==> run a <==
Design cordic, start of the top module:
module cordic (
    input clk,
    input rst_n,
    input start,
    input [15:0] angle,
    output reg [15:0] cos,
    output reg [15:0] sin
);
    reg [15:0] sampled_angle;
    reg [15:0] inner_angle;
    reg working;
    reg [3:0] state;
    wire [15:0] ei_radian;
    wire [15:0] tanei;
    wire [15:0] new_inner_angle;
    wire [15:0] new_sin;
    wire [15:0] new_cos;
    wire neg;
    always@(posedge clk or negedge rst_n) begin
        if (!rst_n == 1'b1) begin
            sampled_angle <= 16'b0;
        end
        else begin
            if (start == 1'b1) begin
                sampled_angle <= angle;
            end
            else begin
                sampled_angle <= sampled_angle;
            end
        end
    end
    always@(posedge clk or negedge rst_n) begin
        if (!rst_n == 1'b1) begin
            inner_angle <= 16'b0;
        end
        else begin
            if (start == 1'b1) begin
                inner_angle <= 16'b0;
            end
            else begin
                inner_angle <= new_inner_angle;
            end
        end
    end
    always@(posedge clk or negedge rst_n) begin
        if (!rst_n == 1'b1) begin
            working <= 1'b0;
        end
        else begin
            if (start == 1'b1) begin
                working <= 1'b1;
            end
  ...
export LEC_CHECK = 0
export CAP_MARGIN = 40
export CELL_PAD_IN_SITES_DETAIL_PLACEMENT = 2
export CELL_PAD_IN_SITES_GLOBAL_PLACEMENT = 3
export CORE_ASPECT_RATIO = 0.95
export CORE_MARGIN = 2
export CORE_UTILIZATION = 46
export CTS_CLUSTER_DIAMETER = 383
export CTS_CLUSTER_SIZE = 50
export GPL_ROUTABILITY_DRIVEN = 1
export GPL_TIMING_DRIVEN = 0
export HOLD_SLACK_MARGIN = 0.17
export MAX_ROUTING_LAYER = met4
export SETUP_SLACK_MARGIN = 2.19
export SLEW_MARGIN = 20
export TNS_END_PERCENT = 90
create_clock -name core_clock -period 12.6 [get_ports {clk}]
run.sh (not shown) runs the stock make flow with config.mk's settings and CLKGATE_MAP_FILE=.
==> inputs of run b, as changes to run a <==
Settings changed: CAP_MARGIN 40 to 30, CELL_PAD_IN_SITES_DETAIL_PLACEMENT 2 to not set, CELL_PAD_IN_SITES_GLOBAL_PLACEMENT 3 to not set, CORE_ASPECT_RATIO 0.95 to not set, CORE_UTILIZATION 46 to 40, CTS_CLUSTER_DIAMETER 383 to not set, CTS_CLUSTER_SIZE 50 to not set, GPL_ROUTABILITY_DRIVEN 1 to 0, GPL_TIMING_DRIVEN 0 to 1, HOLD_SLACK_MARGIN 0.17 to 0.11, SETUP_SLACK_MARGIN 2.19 to not set, TNS_END_PERCENT 90 to not set.
==> flow/constraint.sdc (replaced) <==
create_clock -name core_clock -period 16.0 [get_ports {clk}]
set_input_delay 3.2000 -clock core_clock [delete_from_list [all_inputs] [get_ports {clk}]]
set_output_delay 3.2000 -clock core_clock [all_outputs]
set_load 0.01 [all_outputs]
==> inputs of run c, as changes to run a <==
Settings changed: ABC_AREA set to 1, CAP_MARGIN 40 to 20, CELL_PAD_IN_SITES_DETAIL_PLACEMENT 2 to not set, CELL_PAD_IN_SITES_GLOBAL_PLACEMENT 3 to not set, CORE_ASPECT_RATIO 0.95 to not set, CORE_UTILIZATION 46 to 72, CTS_CLUSTER_DIAMETER 383 to 364, CTS_CLUSTER_SIZE 50 to 100, GPL_ROUTABILITY_DRIVEN 1 to not set, GPL_TIMING_DRIVEN 0 to not set, HOLD_SLACK_MARGIN 0.17 to not set, MAX_ROUTING_LAYER met4 to not set, SETUP_SLACK_MARGIN 2.19 to not set, TNS_END_PERCENT 90 to not set.
==> flow/constraint.sdc (replaced) <==
create_clock -name core_clock -period 11.7 [get_ports {clk}]
set_input_delay 2.3400 -clock core_clock [delete_from_list [all_inputs] [get_ports {clk}]]
set_output_delay 2.3400 -clock core_clock [all_outputs]
set_load 0.01 [all_outputs]
==> inputs of run d, as changes to run a <==
Settings changed: CAP_MARGIN 40 to 20, CELL_PAD_IN_SITES_DETAIL_PLACEMENT 2 to not set, CELL_PAD_IN_SITES_GLOBAL_PLACEMENT 3 to not set, CORE_ASPECT_RATIO 0.95 to not set, CORE_UTILIZATION 46 to 40, CTS_CLUSTER_DIAMETER 383 to not set, CTS_CLUSTER_SIZE 50 to not set, GPL_ROUTABILITY_DRIVEN 1 to not set, GPL_TIMING_DRIVEN 0 to not set, HOLD_SLACK_MARGIN 0.17 to not set, MAX_ROUTING_LAYER met4 to not set, SETUP_SLACK_MARGIN 2.19 to 1.46, TNS_END_PERCENT 90 to not set.
==> flow/constraint.sdc (replaced) <==
create_clock -name core_clock -period 15.5 [get_ports {clk}]
set_input_delay 3.1000 -clock core_clock [delete_from_list [all_inputs] [get_ports {clk}]]
set_output_delay 3.1000 -clock core_clock [all_outputs]
set_load 0.01 [all_outputs]
==> results <==
Run a completed, yet does not pass: negative setup slack. Run c completed and failed the layout checks on negative setup slack. Run d finished with timing, DRC and antenna clean. Run b went through all stages and came out clean. In run b the critical path depth is lower than in run c, by 5. The lowest core utilization belongs to run b, the highest to run c. Non-clock buffer count: run b is lower than run c (156). Of run d and run b, run d has the higher fmax (gap 5.2%, measured against run b). In run b the die area is higher than in run c, by 88%. Final area: run b < run c < run d < run a.

* * *

==> garnet: inputs <==
cordic again, from the RTL that the note above started with.
Settings: LEC_CHECK=0, CAP_MARGIN=15, CELL_PAD_IN_SITES_DETAIL_PLACEMENT=0, CORE_ASPECT_RATIO=0.66, CORE_MARGIN=2, CORE_UTILIZATION=72, CTS_CLUSTER_DIAMETER=197, CTS_CLUSTER_SIZE=41, GPL_ROUTABILITY_DRIVEN=1, MAX_ROUTING_LAYER=met5, MIN_ROUTING_LAYER=met1, SETUP_SLACK_MARGIN=1.16, SLEW_MARGIN=20; clock period 9.71 ns.
==> violet: changes against garnet <==
--- a/flow/config.mk
+++ b/flow/config.mk
@@ -7,13 +7,14 @@
 export LEC_CHECK = 0
 export CAP_MARGIN = 15
 export CELL_PAD_IN_SITES_DETAIL_PLACEMENT = 0
-export CORE_ASPECT_RATIO = 0.66
+export CORE_ASPECT_RATIO = 0.5
 export CORE_MARGIN = 2
 export CORE_UTILIZATION = 72
-export CTS_CLUSTER_DIAMETER = 197
-export CTS_CLUSTER_SIZE = 41
+export CTS_CLUSTER_DIAMETER = 254
+export CTS_CLUSTER_SIZE = 34
 export GPL_ROUTABILITY_DRIVEN = 1
 export MAX_ROUTING_LAYER = met5
 export MIN_ROUTING_LAYER = met1
+export PLACE_DENSITY_LB_ADDON = 0.0
 export SETUP_SLACK_MARGIN = 1.16
-export SLEW_MARGIN = 20
+export SLEW_MARGIN = 25
==> flow/constraint.sdc (replaced) <==
create_clock -name core_clock -period 12.9 [get_ports {clk}]
set_input_delay 2.5800 -clock core_clock [delete_from_list [all_inputs] [get_ports {clk}]]
set_output_delay 2.5800 -clock core_clock [all_outputs]
set_load 0.01 [all_outputs]
==> notes <==
- Between garnet and violet, the lower power is in violet (gap about 50%, measured against violet).
- In violet the worst hold slack is higher than in garnet, by 6.5 ps.
- Against garnet, the sequential power of violet is smaller by about 18%.
- garnet produced a layout that fails on setup timing. violet finished with setup timing left.
- Against garnet, the clock power of violet is lower by about 25%.

* * *

==> nickel: inputs <==
==> flow/design.v <==
module fa(
    input a,
    input b,
    input cin,
    output s,
    output cout
);
    assign s = a ^ b  ^ cin;
    assign cout = (a & b) ^ (cin & (a ^ b));
endmodule
module ha(
    input a,
    input b,
    output s,
    output cout
);
    assign s = a ^ b;
    assign cout = a & b;
endmodule
module basic_unit_ha_and(
    input in_x,
    input in_a,
    input in_b,
    output s,
    output cout
);
    wire in_y;
    assign in_y = in_a & in_b;
    assign s = in_x ^ in_y;
    assign cout = in_x & in_y;
endmodule
module basic_unit_fa_and(
    input in_x,
    input in_a,
    input in_b,
    input cin,
    output s,
    output cout
);
    wire in_y;
    assign in_y = in_a & in_b;
    assign s = in_x ^ in_y ^ cin;
    assign cout = (in_x & in_y) ^ (cin & (in_x ^ in_y));
endmodule
module adder_16bit(
    input   [15:0] a,
    input   [15:0] b,
    output  [15:0] out
);
    wire [15:0] s;
    wire [15:0] cout;
    ha i_ha_0 (.a(a[0]), .b(b[0]), .s(s[0]), .cout(cout[0]));
    generate 
        genvar i_adder;
        for(i_adder=1; i_adder<16; i_adder=i_adder+1) begin: adder_for_bits
            fa i_fa (.a(a[i_adder]), .b(b[i_adder]), .cin(cout[i_adder-1]), .s(s[i_adder]), .cout(cout[i_adder]));
        end
    endgenerate
    assign out[15:0] = s[15:0];
endmodule
module lut(
    input [3:0] index,
    output reg [15:0] ei_radian,
    output reg [15:0] tanei
);
    always@(*)
    begin
        case(index)
        4'b0000: begin
            ei_radian = 16'b0000000000000000;
            tanei = 16'h0000;
        end
        4'b0001: begin
            ei_radian = 16'b0110010010000111;
            tanei = 16'h8000;
        end
        4'b0010: begin
            ei_radian = 16'b0011101101011000;
            tanei = 16'h4000;
        end
        4'b0011: begin
            ei_radian = 16'b0001111101011011;
            tanei = 16'h2000;
        end
        4'b0100: begin
            ei_radian = 16'b0000111111101010;
            tanei = 16'h1000;
        end
        4'b0101: begin
            ei_radian = 16'b0000011111111101;
            tanei = 16'h0800;
        end
        4'b0110: begin
            ei_radian = 16'b0000001111111111;
            tanei = 16'h0400;
        end
        4'b0111: begin
            ei_radian = 16'b0000000111111111;
            tanei = 16'h0200;
        end
        4'b1000: begin
            ei_radian = 16'b0000000011111111;
            tanei = 16'h0100;
        end
        4'b1001: begin
            ei_radian = 16'b0000000001111111;
            tanei = 16'h0080;
        end
        4'b1010: begin
            ei_radian = 16'b0000000000111111;
            tanei = 16'h0040;
        end
        4'b1011: begin
            ei_radian = 16'b0000000000011111;
            tanei = 16'h0020;
        end
        4'b1100: begin
            ei_radian = 16'b0000000000001111;
            tanei = 16'h0010;
        end
        4'b1101: begin
            ei_radian = 16'b0000000000000111;
            tanei = 16'h0008;
        end
        4'b1110: begin
            ei_radian = 16'b0000000000000011;
            tanei = 16'h0004;
        end
        4'b1110: begin
            ei_radian = 16'b0000000000000001;
            tanei = 16'h0002;
        end
        default: begin
            ei_radian = 16'b0000000000000000;
            tanei = 16'h0000;
        end
        endcase
    end
endmodule
module add_or_sub_unit(
    input neg,
    input [15:0] ei_radian,
    input [15:0] inner_angle,
    output [15:0] new_inner_angle
);
    wire [15:0] signed_ei_radian;
    assign signed_ei_radian = neg ? {{~{ei_radian}+1}} : ei_radian;
    adder_16bit i_adder_16b_0 (.a(signed_ei_radian), .b(inner_angle), .out(new_inner_angle));
endmodule
module unsigned_unit_first_line(
    input [15:0] in_a,
    input  in_b,
    output [15:0] s
);
    generate
        genvar i_and;
        for(i_and=0;i_and<16;i_and=i_and+1) begin: unsigned_unit_second_line_generate
            assign s[i_and] = in_a[i_and] & in_b;
        end
    endgenerate
endmodule
module unsigned_unit_second_line(
    input [15:0] in_x,
    input [15:0] in_a,
    input  in_b,
    output [15:0] s,
    output [15:0] cout
);
    generate
        genvar i_buh;
        for(i_buh=0;i_buh<16;i_buh=i_buh+1) begin: unsigned_unit_second_line_generate
            basic_unit_ha_and   i_buha  (.in_x(in_x[i_buh]), .in_a(in_a[i_buh]), .in_b(in_b), .s(s[i_buh]), .cout(cout[i_buh]));
        end
    endgenerate
endmodule
module unsigned_unit_line(
    input [15:0] in_x,
    input [15:0] in_a,
    input  in_b,
    input [15:0] cin,
    output [15:0] s,
    output [15:0] cout
);
    generate
        genvar i_buf;
        for(i_buf=0;i_buf<16;i_buf=i_buf+1) begin: unsigned_unit_second_line_generate
            basic_unit_fa_and   i_bufa  (.in_x(in_x[i_buf]), .in_a(in_a[i_buf]), .in_b(in_b), .cin(cin[i_buf]), .s(s[i_buf]), .cout(cout[i_buf]));
        end
    endgenerate
endmodule
module multiply_and_add_unit(
    input [15:0] in,
    input [15:0] a,
    input [15:0] b,
    input neg,
    output [15:0] out
);
    wire [15:0] s_line [15:0];
    wire [15:0] cout_line [15:1];
    unsigned_unit_first_line    i_bul_0 (.in_a(a), .in_b(b[0]), .s(s_line[0]));
    unsigned_unit_second_line   i_bul_1 (.in_x({1'b0, s_line[0][15:1]}), .in_a(a), .in_b(b[1]), .s(s_line[1]), .cout(cout_line[1]));
    unsigned_unit_line          i_bul_2 (.in_x({1'b0, s_line[1][15:1]}), .in_a(a), .in_b(b[2]), .cin(cout_line[1]), .s(s_line[2]), .cout(cout_line[2]));
    generate
        genvar i_bul_mac;
        for(i_bul_mac=2;i_bul_mac<16;i_bul_mac=i_bul_mac+1) begin: unsigned_unit_line_generate
            unsigned_unit_line  i_bul_mac_unit (.in_x({1'b0, s_line[i_bul_mac-1][15:1]}), .in_a(a), .in_b(b[i_bul_mac]), .cin(cout_line[i_bul_mac-1]), .s(s_line[i_bul_mac]), .cout(cout_line[i_bul_mac]));
        end
    endgenerate
    wire [31:0] product_32b;
    generate
        genvar i_s;
        for(i_s=0;i_s<16;i_s=i_s+1) begin: unsigned_output_low_generate
            assign product_32b[i_s] = s_line[i_s][0];
        end
    endgenerate
    adder_16bit i_adder_16b_0 (.a({s_line[15][15:0]}), .b(cout_line[15]), .out(product_32b[31:16]));
    wire [15:0] pos_or_neg;
    assign pos_or_neg = neg ? {{~{product_32b[31:16]}+1}} : {product_32b[31:16]};
    adder_16bit i_adder_16b_1 (.a(in), .b(pos_or_neg), .out(out));
endmodule
module cordic (
    input clk,
    input rst_n,
    input start,
    input [15:0] angle,
    output reg [15:0] cos,
    output reg [15:0] sin
);
    reg [15:0] sampled_angle;
    reg [15:0] inner_angle;
    reg working;
    reg [3:0] state;
    wire [15:0] ei_radian;
    wire [15:0] tanei;
    wire [15:0] new_inner_angle;
    wire [15:0] new_sin;
    wire [15:0] new_cos;
    wire neg;
    always@(posedge clk or negedge rst_n) begin
        if (!rst_n == 1'b1) begin
            sampled_angle <= 16'b0;
        end
        else begin
            if (start == 1'b1) begin
                sampled_angle <= angle;
            end
            else begin
                sampled_angle <= sampled_angle;
            end
        end
    end
    always@(posedge clk or negedge rst_n) begin
        if (!rst_n == 1'b1) begin
            inner_angle <= 16'b0;
        end
        else begin
            if (start == 1'b1) begin
                inner_angle <= 16'b0;
            end
            else begin
                inner_angle <= new_inner_angle;
            end
        end
    end
    always@(posedge clk or negedge rst_n) begin
        if (!rst_n == 1'b1) begin
            working <= 1'b0;
        end
        else begin
            if (start == 1'b1) begin
                working <= 1'b1;
            end
            else begin
                if (state == 4'b1111) begin
                    working <= 1'b0;
                end
                else begin
                    working <= working;
                end
            end
        end
    end
    always@(posedge clk or negedge rst_n) begin
        if (!rst_n == 1'b1) begin
            state <= 4'b0;
        end
        else begin
            if (start == 1'b1) begin
                state <= 4'b0;
            end
            else begin
                if (working == 1'b0) begin
                    state <= 4'b0;
                end
                else begin
                    state <= state + 1;
                end
            end
        end
    end
    always@(posedge clk or negedge rst_n) begin
        if (!rst_n == 1'b1) begin
            sin <= 16'b0;
        end
        else begin
            if (start == 1'b1) begin
                sin <= 16'b0;
            end
            else begin
                if (working == 1'b0) begin
                    sin <= sin;
                end
                else begin
                    sin <= new_sin;
                end
            end
        end
    end
    always@(posedge clk or negedge rst_n) begin
        if (!rst_n == 1'b1) begin
            cos <= 16'b0;
        end
        else begin
            if (start == 1'b1) begin
                cos <= 16'b0100110110111010;
            end
            else begin
                if (working == 1'b0) begin
                    cos <= cos;
                end
                else begin
                    cos <= new_cos;
                end
            end
        end
    end
    lut i_lut_0 (.index(state), .ei_radian(ei_radian),  .tanei(tanei));
    assign neg = (inner_angle <= sampled_angle) ? 0 : 1;
    add_or_sub_unit i_aoru (.neg(neg), .ei_radian(ei_radian), .inner_angle(inner_angle), .new_inner_angle(new_inner_angle));
    multiply_and_add_unit i_mac_cos (.in(cos), .a(tanei), .b(sin), .neg(~neg), .out(new_cos));
    multiply_and_add_unit i_mac_sin (.in(sin), .a(tanei), .b(cos), .neg(neg), .out(new_sin));
endmodule
==> flow/run.sh <==
#!/bin/bash
# the make line also repeats each setting of config.mk as NAME=value (left out here)
make -C /OpenROAD-flow-scripts/flow DESIGN_CONFIG=/design/flow/config.mk WORK_HOME=/design/flow/orfs CLKGATE_MAP_FILE= finish
==> flow/config.mk <==
export PLATFORM = sky130hd
export DESIGN_NAME = cordic
export DESIGN_NICKNAME = cordic
export VERILOG_FILES = /design/flow/design.v
export SDC_FILE = /design/flow/constraint.sdc
export NUM_CORES = 4
export LEC_CHECK = 0
export CAP_MARGIN = 5
export CORE_MARGIN = 2
export CORE_UTILIZATION = 72
export CTS_CLUSTER_DIAMETER = 70
export CTS_CLUSTER_SIZE = 33
export SETUP_SLACK_MARGIN = -0.43
export SLEW_MARGIN = 40
==> flow/constraint.sdc <==
create_clock -name core_clock -period 4.53 [get_ports {clk}]
set_input_delay 0.9060 -clock core_clock [delete_from_list [all_inputs] [get_ports {clk}]]
set_output_delay 0.9060 -clock core_clock [all_outputs]
set_load 0.01 [all_outputs]
==> inputs of sierra, as changes to nickel <==
- CTS_CLUSTER_DIAMETER: 70 -> 356
- SLEW_MARGIN: 40 -> 20
==> inputs of xenon, as changes to nickel <==
- ABC_AREA: not set -> 1
- CAP_MARGIN: 5 -> 20
- CTS_CLUSTER_DIAMETER: 70 -> not set
- CTS_CLUSTER_SIZE: 33 -> 97
- PLACE_DENSITY: not set -> 0.38
- SETUP_SLACK_MARGIN: -0.43 -> not set
- SLEW_MARGIN: 40 -> 20
==> flow/constraint.sdc (replaced) <==
create_clock -name core_clock -period 10.1 [get_ports {clk}]
set_input_delay 2.0200 -clock core_clock [delete_from_list [all_inputs] [get_ports {clk}]]
set_output_delay 2.0200 -clock core_clock [all_outputs]
set_load 0.01 [all_outputs]
==> inputs of zinc, as changes to nickel <==
- CAP_MARGIN: 5 -> 20
- CORE_UTILIZATION: 72 -> 18
- CTS_CLUSTER_DIAMETER: 70 -> not set
- CTS_CLUSTER_SIZE: 33 -> not set
- SETUP_SLACK_MARGIN: -0.43 -> not set
- SLEW_MARGIN: 40 -> 20
==> flow/constraint.sdc (replaced) <==
create_clock -name core_clock -period 15.5 [get_ports {clk}]
set_input_delay 3.1000 -clock core_clock [delete_from_list [all_inputs] [get_ports {clk}]]
set_output_delay 3.1000 -clock core_clock [all_outputs]
set_load 0.01 [all_outputs]
==> results.cfg <==
; flow metrics
[place]
placed_area_sq_um = 20300
dp.cells = 2242

[floorplanning]
initial_core_util_pct = 72.5

[status]
violations = negative setup slack
status = complete, but fails checks

[sta]
setup_viol = 43
setup_ws_ps = -10330

[synthesis]
ys_seq_share_pct = 9.88

[cells_and_area]
post-route-util_pct = 90.5
buffers = 345

[clock_network]
worstSkewPairLatency_ps = 370
-- figures above: sierra

==> results.cfg <==
; flow metrics
[sta]
setup_ws_ps = -10410
setup_viol = 43

[status]
status = complete, but fails checks
violations = negative setup slack

[place]
dp.cells = 2242
placed_area_sq_um = 20300

[clock_network]
worstSkewPairLatency_ps = 350

[floorplanning]
initial_core_util_pct = 72.5

[cells_and_area]
buffers = 334

[synthesis]
ys_seq_share_pct = 9.88
-- figures above: nickel

==> results.cfg <==
; flow metrics
[floorplanning]
initial_core_util_pct = 73.1

[sta]
setup_viol = 25
setup_ws_ps = -4510

[cells_and_area]
buffers = 274
post-route-util_pct = 87.9

[status]
violations = negative setup slack
status = complete, but fails checks

[place]
dp.cells = 2289

[clock_network]
worstSkewPairLatency_ps = 360
-- figures above: xenon

==> results.cfg <==
; flow metrics
[sta]
setup_viol = 0
period_minus_slack_ps = 15000
setup_ws_ps = 496

[floorplanning]
initial_core_util_pct = 18.1

[synthesis]
top_cell = fa_1
ys_seq_share_pct = 9.88
ys_sh_simple_pct = 21.5

[cells_and_area]
buffers = 105
post-route-util_pct = 20.6
inverters_excl_clock = 202

[clock_network]
worstSkewPairLatency_ps = 340

[status]
status = finished clean

[place]
placed_area_sq_um = 19300
dp.cells = 2989
-- figures above: zinc

Power and IR drop assume default switching activity.
